==> inputs of run a <==
Design cpu, start of the top module:
module cpu 
	(output wire [7:0] address,
	 output wire [7:0] to_memory,
	 output wire write,
	 input wire [7:0] from_memory, 
     input wire clk, reset);
Settings: LEC_CHECK=0, ABC_AREA=0, CAP_MARGIN=30, CELL_PAD_IN_SITES_DETAIL_PLACEMENT=1, CELL_PAD_IN_SITES_GLOBAL_PLACEMENT=0, CORE_ASPECT_RATIO=0.98, CORE_MARGIN=2, CORE_UTILIZATION=34, CTS_CLUSTER_DIAMETER=368, PLACE_DENSITY=0.37, SETUP_SLACK_MARGIN=0.91, SLEW_MARGIN=20, TNS_END_PERCENT=70; clock period 8.85 ns.
run.sh (not shown) runs the stock make flow with config.mk's settings and CLKGATE_MAP_FILE=.
==> inputs of run b, as changes to run a <==
ABC_AREA = default   (was 0)
CELL_PAD_IN_SITES_DETAIL_PLACEMENT = default   (was 1)
CELL_PAD_IN_SITES_GLOBAL_PLACEMENT = default   (was 0)
CORE_ASPECT_RATIO = default   (was 0.98)
CORE_UTILIZATION = 56   (was 34)
CTS_CLUSTER_DIAMETER = default   (was 368)
PLACE_DENSITY = default   (was 0.37)
SETUP_SLACK_MARGIN = default   (was 0.91)
TNS_END_PERCENT = default   (was 70)
==> flow/constraint.sdc (replaced) <==
create_clock -name core_clock -period 8.0 [get_ports {clk}]
set_input_delay 1.6000 -clock core_clock [delete_from_list [all_inputs] [get_ports {clk}]]
set_output_delay 1.6000 -clock core_clock [all_outputs]
set_load 0.01 [all_outputs]
==> comparison <==
- Wire length: run b is lower than run a (19%).
- Synthesized cell count is the same in run a and run b.
- Between run b and run a, the lower clock skew is in run a (gap 0.0032 ns).
- First-iteration DRC count: run b is larger than run a (about 110%).
- Against run a, the cell count of run b is smaller by 8.8%.
- Against run b, the sequential share of layout area of run a is lower by 0.68 points.
- Against run a, the register-to-register slack of run b is worse by 0.91 ns.
==> figures <==
Met3 usage: run a 4.14%; run b 6.81%
Layout Cells excl Fill: run a 1029; run b 938
Status: run a finished clean; run b finished clean
Required time of the worst setup path: run a 7.08 ns; run b 6.40 ns
Register share of the cell area: run a 19.0%; run b 19.7%
Weighted congestion reported at the end of routability-driven placement: run a 0.927; run b 1.06
Area of the die: run a 0.0193 mm²; run b 0.0119 mm²
Detailed-route via count: run a 6662; run b 6747
Die width: run a 140 µm; run b 109 µm
Number of global-route vias before repair: run a 6727; run b 6203
Iteration count of the initial detailed-routing pass: run a 5; run b 6
Post-CTS clock slew at the launch and capture registers of the worst setup and hold paths: run a 0.07 ns; run b 0.10 ns
Slowest library cell on the worst path: run a ha_1; run b or4_1

* * *

==> inputs of ember <==
cpu again, from the RTL that the note above started with.
Settings: LEC_CHECK=0, ABC_AREA=1, CAP_MARGIN=20, CELL_PAD_IN_SITES_DETAIL_PLACEMENT=1, CORE_MARGIN=2, CORE_UTILIZATION=53, CTS_CLUSTER_DIAMETER=113, CTS_CLUSTER_SIZE=72, GPL_TIMING_DRIVEN=0, HOLD_SLACK_MARGIN=0.2, MIN_ROUTING_LAYER=met1, PLACE_DENSITY_LB_ADDON=0.06, SETUP_SLACK_MARGIN=0.01, SLEW_MARGIN=20; clock period 6.65 ns.
==> inputs of fjord, as changes to ember <==
- ABC_AREA: 1 -> default
- CELL_PAD_IN_SITES_DETAIL_PLACEMENT: 1 -> default
- CORE_UTILIZATION: 53 -> 68
- CTS_CLUSTER_DIAMETER: 113 -> 364
- CTS_CLUSTER_SIZE: 72 -> 42
- GPL_TIMING_DRIVEN: 0 -> default
- HOLD_SLACK_MARGIN: 0.2 -> default
- MIN_ROUTING_LAYER: met1 -> default
- PLACE_DENSITY_LB_ADDON: 0.06 -> default
- SETUP_SLACK_MARGIN: 0.01 -> default
==> flow/constraint.sdc (replaced) <==
create_clock -name core_clock -period 2.79 [get_ports {clk}]
set_input_delay 0.5580 -clock core_clock [delete_from_list [all_inputs] [get_ports {clk}]]
set_output_delay 0.5580 -clock core_clock [all_outputs]
set_load 0.01 [all_outputs]
==> inputs of yarrow, as changes to ember <==
- ABC_AREA: 1 -> default
- CELL_PAD_IN_SITES_DETAIL_PLACEMENT: 1 -> default
- CORE_UTILIZATION: 53 -> 23
- CTS_CLUSTER_DIAMETER: 113 -> default
- CTS_CLUSTER_SIZE: 72 -> default
- GPL_TIMING_DRIVEN: 0 -> default
- HOLD_SLACK_MARGIN: 0.2 -> default
- MIN_ROUTING_LAYER: met1 -> default
- PLACE_DENSITY_LB_ADDON: 0.06 -> default
- SETUP_SLACK_MARGIN: 0.01 -> default
==> flow/constraint.sdc (replaced) <==
create_clock -name core_clock -period 5.51 [get_ports {clk}]
set_input_delay 1.1020 -clock core_clock [delete_from_list [all_inputs] [get_ports {clk}]]
set_output_delay 1.1020 -clock core_clock [all_outputs]
set_load 0.01 [all_outputs]
==> notes <==
ember finished with timing, DRC and antenna clean. yarrow completed without violations. fjord stopped in 5_1_grt. Between ember and yarrow, the lower critical path depth is in yarrow (gap 3). Of ember and yarrow, ember has the higher wire length (gap about 3.5%, measured against yarrow).

* * *

==> 09-19 <==
Starting RTL as in the previous note.
clock: 3.1 ns
lec_check: 0
abc_area: 1
cap_margin: 0
core_margin: 2
core_utilization: 72
cts_cluster_diameter: 93
cts_cluster_size: 74
place_density: 0.42
setup_slack_margin: 0.33
slew_margin: 20
==> inputs of 10-10, as changes to 09-19 <==
CAP_MARGIN = 20   (was 0)
CORE_UTILIZATION = 62   (was 72)
CTS_CLUSTER_DIAMETER = 393   (was 93)
CTS_CLUSTER_SIZE = 94   (was 74)
PLACE_DENSITY = 0.38   (was 0.42)
SETUP_SLACK_MARGIN = default   (was 0.33)
==> flow/constraint.sdc (replaced) <==
create_clock -name core_clock -period 5.16 [get_ports {clk}]
set_input_delay 1.0320 -clock core_clock [delete_from_list [all_inputs] [get_ports {clk}]]
set_output_delay 1.0320 -clock core_clock [all_outputs]
set_load 0.01 [all_outputs]
==> inputs of 05-01, as changes to 09-19 <==
ABC_AREA = default   (was 1)
CAP_MARGIN = 20   (was 0)
CTS_CLUSTER_DIAMETER = default   (was 93)
CTS_CLUSTER_SIZE = default   (was 74)
PLACE_DENSITY = 0.65   (was 0.42)
SETUP_SLACK_MARGIN = default   (was 0.33)
==> flow/constraint.sdc (replaced) <==
create_clock -name core_clock -period 3.38 [get_ports {clk}]
set_input_delay 0.6760 -clock core_clock [delete_from_list [all_inputs] [get_ports {clk}]]
set_output_delay 0.6760 -clock core_clock [all_outputs]
set_load 0.01 [all_outputs]
==> inputs of 05-28, as changes to 09-19 <==
ABC_AREA = default   (was 1)
CAP_MARGIN = 20   (was 0)
CORE_UTILIZATION = 35   (was 72)
CTS_CLUSTER_DIAMETER = default   (was 93)
CTS_CLUSTER_SIZE = default   (was 74)
PLACE_DENSITY = default   (was 0.42)
SETUP_SLACK_MARGIN = default   (was 0.33)
==> flow/constraint.sdc (replaced) <==
create_clock -name core_clock -period 9.95 [get_ports {clk}]
set_input_delay 1.9900 -clock core_clock [delete_from_list [all_inputs] [get_ports {clk}]]
set_output_delay 1.9900 -clock core_clock [all_outputs]
set_load 0.01 [all_outputs]
==> run summary <==
Latest figures from synthesis and place and route.

The run finished with no timing, DRC or antenna violations. Per the layout report, the design carries 33 non-clock buffers. The total core area is 17300 um2. The critical path ends at to_memory[2]. The share of the clock period used by the worst path is 58.1%. Looking at the max-slew report, the worst-margin pin has a slew of 1040 ps.
Source of the figures above: 05-28

==> run summary <==
Latest figures from synthesis and place and route.

The run finished, with violations left. The checks that failed: negative setup slack. The final tally of setup violations is 1.

The worst setup path endpoint is to_memory[3]. Across all setup checks in the final design, the least slack found is -111 ps.
Source of the figures above: 05-01

==> run summary <==
Latest figures from synthesis and place and route.

The run finished with no timing, DRC or antenna violations. The number of ordinary and repair buffers in the finished layout is 30. The capture point of the critical path was reported as to_memory[5].

OpenROAD reports that the post-layout worst path occupies 77.8% of the period. The insertion delay at the late pin of the worst-skew pair is 320 ps. The non-clock buffer area fraction after layout is 4.47%. In this run, post-CTS hold repair placed 0 buffers. After floorplanning, the core was sized to cover 9240 um2. The total cells reported by yosys after synthesis is 943.
Source of the figures above: 10-10

==> run summary <==
Latest figures from synthesis and place and route.

In the final layout, excluding clock buffers the buffer count is 92. Per the detail_route report, routed wire per instance is 22.1 um. The pin closest to its max-slew limit shows a slew of 739 ps. The global routing usage on met2 is 79.0%.

The run finished with no timing, DRC or antenna violations. The worst setup slack for register-to-register paths is 180 ps. The worst setup path endpoint is to_memory[5].
Source of the figures above: 09-19


* * *

==> inputs of wip/indigo <==
Starting RTL as in the previous note.
Design cpu, start of the top module:
module cpu 
	(output wire [7:0] address,
	 output wire [7:0] to_memory,
	 output wire write,
	 input wire [7:0] from_memory, 
     input wire clk, reset);
        wire IR_Load;
    wire MAR_Load;
    wire PC_Load;
    wire PC_Inc;
    wire A_Load;
    wire B_Load;
    wire CCR_Load;
    wire[2:0] ALU_Sel;
    wire[1:0] Bus1_Sel, Bus2_Sel;
    wire[7:0] IR;
    wire[3:0] CCR_Result;
	control_unit ctrl_un0 (
        .IR_Load(IR_Load),
        .MAR_Load(MAR_Load),
        .PC_Load(PC_Load),
        .PC_Inc(PC_Inc),
        .A_Load(A_Load),
        .B_Load(B_Load),
        .CCR_Load(CCR_Load),
        .ALU_Sel(ALU_Sel),
        .Bus1_Sel(Bus1_Sel),
        .Bus2_Sel(Bus2_Sel),
        .write(write),
        .IR(IR),
        .CCR_Result(CCR_Result),
        .Clk(clk),
        .Reset(reset)
	);
	data_path dt_pht0 (
		.address(address),
        .to_memory(to_memory),
        .IR_out(IR),
        .CCR_Result(CCR_Result),
        .from_memory(from_memory),
        .ALU_Sel(ALU_Sel),
        .Bus1_Sel(Bus1_Sel),
        .Bus2_Sel(Bus2_Sel),
        .IR_Load(IR_Load),
        .MAR_Load(MAR_Load),
        .PC_Load(PC_Load),
        .PC_Inc(PC_Inc),
        .A_Load(A_Load),
        .B_Load(B_Load),
        .CCR_Load(CCR_Load),
  ...
export LEC_CHECK = 0
export CAP_MARGIN = 20
export CELL_PAD_IN_SITES_GLOBAL_PLACEMENT = 2
export CORE_ASPECT_RATIO = 1.03
export CORE_MARGIN = 5
export CORE_UTILIZATION = 40
export CTS_CLUSTER_DIAMETER = 169
export CTS_CLUSTER_SIZE = 53
export GPL_ROUTABILITY_DRIVEN = 1
export GPL_TIMING_DRIVEN = 0
export MIN_ROUTING_LAYER = met1
export PLACE_DENSITY_LB_ADDON = 0.25
export SLEW_MARGIN = 5
export TNS_END_PERCENT = 15
create_clock -name core_clock -period 6.73 [get_ports {clk}]
==> wip/raven: changes against wip/indigo <==
Settings changed: CELL_PAD_IN_SITES_GLOBAL_PLACEMENT 2 to default, CORE_ASPECT_RATIO 1.03 to default, CORE_MARGIN 5 to 2, CORE_UTILIZATION 40 to 72, CTS_CLUSTER_DIAMETER 169 to 93, CTS_CLUSTER_SIZE 53 to default, GPL_ROUTABILITY_DRIVEN 1 to default, GPL_TIMING_DRIVEN 0 to default, MIN_ROUTING_LAYER met1 to default, PLACE_DENSITY_LB_ADDON 0.25 to default, SLEW_MARGIN 5 to 20, TNS_END_PERCENT 15 to default.
==> flow/constraint.sdc (replaced) <==
create_clock -name core_clock -period 3.58 [get_ports {clk}]
set_input_delay 0.7160 -clock core_clock [delete_from_list [all_inputs] [get_ports {clk}]]
set_output_delay 0.7160 -clock core_clock [all_outputs]
set_load 0.01 [all_outputs]
==> wip/quartz: changes against wip/indigo <==
Settings changed: CELL_PAD_IN_SITES_DETAIL_PLACEMENT from default to 0, CELL_PAD_IN_SITES_GLOBAL_PLACEMENT 2 to default, CORE_ASPECT_RATIO 1.03 to 0.5, CORE_MARGIN 5 to 2, CORE_UTILIZATION 40 to 68, CTS_CLUSTER_DIAMETER 169 to 339, CTS_CLUSTER_SIZE 53 to 93, GPL_ROUTABILITY_DRIVEN 1 to default, PLACE_DENSITY from default to 0.86, PLACE_DENSITY_LB_ADDON 0.25 to default, SLEW_MARGIN 5 to 20.
==> flow/constraint.sdc (replaced) <==
create_clock -name core_clock -period 8.14 [get_ports {clk}]
set_input_delay 1.6280 -clock core_clock [delete_from_list [all_inputs] [get_ports {clk}]]
set_output_delay 1.6280 -clock core_clock [all_outputs]
set_load 0.01 [all_outputs]
==> wip/sierra: changes against wip/indigo <==
Settings changed: CELL_PAD_IN_SITES_GLOBAL_PLACEMENT 2 to default, CORE_ASPECT_RATIO 1.03 to default, CORE_MARGIN 5 to 2, CORE_UTILIZATION 40 to 70, CTS_CLUSTER_DIAMETER 169 to default, CTS_CLUSTER_SIZE 53 to 14, GPL_ROUTABILITY_DRIVEN 1 to default, GPL_TIMING_DRIVEN 0 to default, MIN_ROUTING_LAYER met1 to default, PLACE_DENSITY_LB_ADDON 0.25 to default, SLEW_MARGIN 5 to 20, TNS_END_PERCENT 15 to default.
==> flow/constraint.sdc (replaced) <==
create_clock -name core_clock -period 2.78 [get_ports {clk}]
set_input_delay 0.5560 -clock core_clock [delete_from_list [all_inputs] [get_ports {clk}]]
set_output_delay 0.5560 -clock core_clock [all_outputs]
set_load 0.01 [all_outputs]
==> results.yml <==
# yosys + openroad results
min_path:
  hp-class: "input pin to async pin"
run_status:
  so_faults: "setup timing"
  status: "complete, but fails checks"
critical_path:
  rr_worst_depth: 11
timing:
  setup_viol: 1
  layout_setup_ws_ps: -17.28
the above is filed under wip/raven

==> results.yml <==
# yosys + openroad results
floorplanning:
  chipArea_sq_um: 9603
  die_h_microns: 98.00
run_status:
  firstError: "[ERROR GRT-0116] Global routing finished with congestion. Check the congestion regions in the DRC Viewer."
  lastStage: "global routing (5_1_grt)"
  status: "did not finish"
clock_network:
  cts_made_buffers: 5
synth:
  syn-instance-count: 816
the above is filed under wip/sierra

==> results.yml <==
# yosys + openroad results
run_status:
  status: "timing/DRC/antenna clean"
global_route:
  use_met2_pct: 46.28
min_path:
  hp-class: "register to register"
critical_path:
  rr_worst_depth: 10
timing:
  maxSlewHeadroom_pct: 24.00
  setup_viol: 0
the above is filed under wip/indigo

==> results.yml <==
# yosys + openroad results
critical_path:
  rr_worst_depth: 10
  worstPathArrival_ps: 3680
  startpoint_type: "register"
cells_and_area:
  logic_gates: 672
  final_area_sq_um: 6758
  final_cells: 966
routing:
  drc: 0
run_status:
  status: "timing/DRC/antenna clean"
min_path:
  hp-class: "register to register"
timing:
  setup_viol: 0
  layout_setup_ws_ps: 2828
synth:
  ys_seq_share_pct: 20.64
the above is filed under wip/quartz


* * *

==> inputs of run H <==
cpu again, from the RTL that the note above started with.
make LEC_CHECK=0 CAP_MARGIN=20 CELL_PAD_IN_SITES_DETAIL_PLACEMENT=0 CORE_ASPECT_RATIO=0.85 CORE_MARGIN=2 CORE_UTILIZATION=72 CTS_CLUSTER_DIAMETER=339 MIN_ROUTING_LAYER=met1 PLACE_DENSITY=0.35 SETUP_SLACK_MARGIN=-0.28 SLEW_MARGIN=20 finish   # period 4.47 ns
==> run X: changes against run H <==
Settings changed: ABC_AREA set to 1, CELL_PAD_IN_SITES_DETAIL_PLACEMENT 0 to not set, CORE_ASPECT_RATIO 0.85 to not set, CTS_CLUSTER_DIAMETER 339 to not set, CTS_CLUSTER_SIZE set to 89, MIN_ROUTING_LAYER met1 to not set, SETUP_SLACK_MARGIN -0.28 to 0.92.
==> flow/constraint.sdc (replaced) <==
create_clock -name core_clock -period 3.1 [get_ports {clk}]
set_input_delay 0.6200 -clock core_clock [delete_from_list [all_inputs] [get_ports {clk}]]
set_output_delay 0.6200 -clock core_clock [all_outputs]
set_load 0.01 [all_outputs]
==> run G: changes against run H <==
Settings changed: ABC_AREA set to 1, CORE_ASPECT_RATIO 0.85 to 1.14, CTS_CLUSTER_SIZE set to 15, PLACE_DENSITY 0.35 to not set, PLACE_DENSITY_LB_ADDON set to 0.08, SETUP_SLACK_MARGIN -0.28 to not set.
==> flow/constraint.sdc (replaced) <==
create_clock -name core_clock -period 3.09 [get_ports {clk}]
set_input_delay 0.6180 -clock core_clock [delete_from_list [all_inputs] [get_ports {clk}]]
set_output_delay 0.6180 -clock core_clock [all_outputs]
set_load 0.01 [all_outputs]
==> run K: changes against run H <==
Settings changed: CORE_ASPECT_RATIO 0.85 to 0.5, CORE_UTILIZATION 72 to 69, CTS_CLUSTER_SIZE set to 88, PLACE_DENSITY 0.35 to 0.41, SETUP_SLACK_MARGIN -0.28 to not set, TNS_END_PERCENT set to 15.
==> flow/constraint.sdc (replaced) <==
create_clock -name core_clock -period 8.14 [get_ports {clk}]
set_input_delay 1.6280 -clock core_clock [delete_from_list [all_inputs] [get_ports {clk}]]
set_output_delay 1.6280 -clock core_clock [all_outputs]
set_load 0.01 [all_outputs]
==> qor summary <==
item                                                                   run X                      run G                      run K                      run H
Status                                                        did not finish   timing/DRC/antenna clean   timing/DRC/antenna clean   timing/DRC/antenna clean
Stage where the flow stopped                                  global routing                          -                          -                          -
Startpoint of the most critical hold path                                  -                          -               dt_pht0.B[6]               dt_pht0.B[2]
Total buffers and inverters traversed by the critical path                 -                          6                          2                          2
Area fraction in full adders, half adders and majority gates           8.70%                      8.70%                      8.34%                      8.34%
Launch point of the worst reg-to-reg path                                  -               dt_pht0.A[0]  ctrl_un0.current_state[1]  ctrl_un0.current_state[1]
Non-clk bufs                                                               -                         58                         33                         39
Worst slack on hold paths                                                  -                  0.0981 ns                   0.559 ns                   0.565 ns
Uppermost layer routed                                                     -                       met4                       met4                       met4
Met1 layer wirelength in the final routing                                 -                    6710 um                    8890 um                    8160 um
Worst hold path depth                                                      -                          -                          1                          1
Worst-case setup slack after placement                              0.134 ns                  0.0798 ns                    3.08 ns                   0.723 ns
Worst clock skew                                                           -                  0.0192 ns                  0.0189 ns                  0.0109 ns
Routed Antenna Nets                                                        -                          0                          0                          0
Compound Share, Synth                                                  13.8%                      13.8%                      29.6%                      29.6%
Crit. Startpoint                                                           -  ctrl_un0.current_state[0]  ctrl_un0.current_state[1]  ctrl_un0.current_state[1]
Tightest Hold Check Type                                                   -     input pin to async pin       register to register       register to register
Chip area                                                         8970 sq um                 8970 sq um                 9780 sq um                 9350 sq um
Final RePlAce weighted congestion                                       1.12                       1.17                       1.05                       1.11
Post-CTS setup buffer count                                               34                          6                          0                          0
Total of fill cells in the finished design                                 -                        568                        695                        626
Placeable Area                                                    8090 sq um                 8060 sq um                 8710 sq um                 8420 sq um
Count of cell instances traversed by the critical path                     -                         13                          8                          8
Met3 layer wire length in the routed design                                -                    2000 um                    3350 um                    3190 um
Non-clock inverter count in the final layout                               -                        130                         36                         36
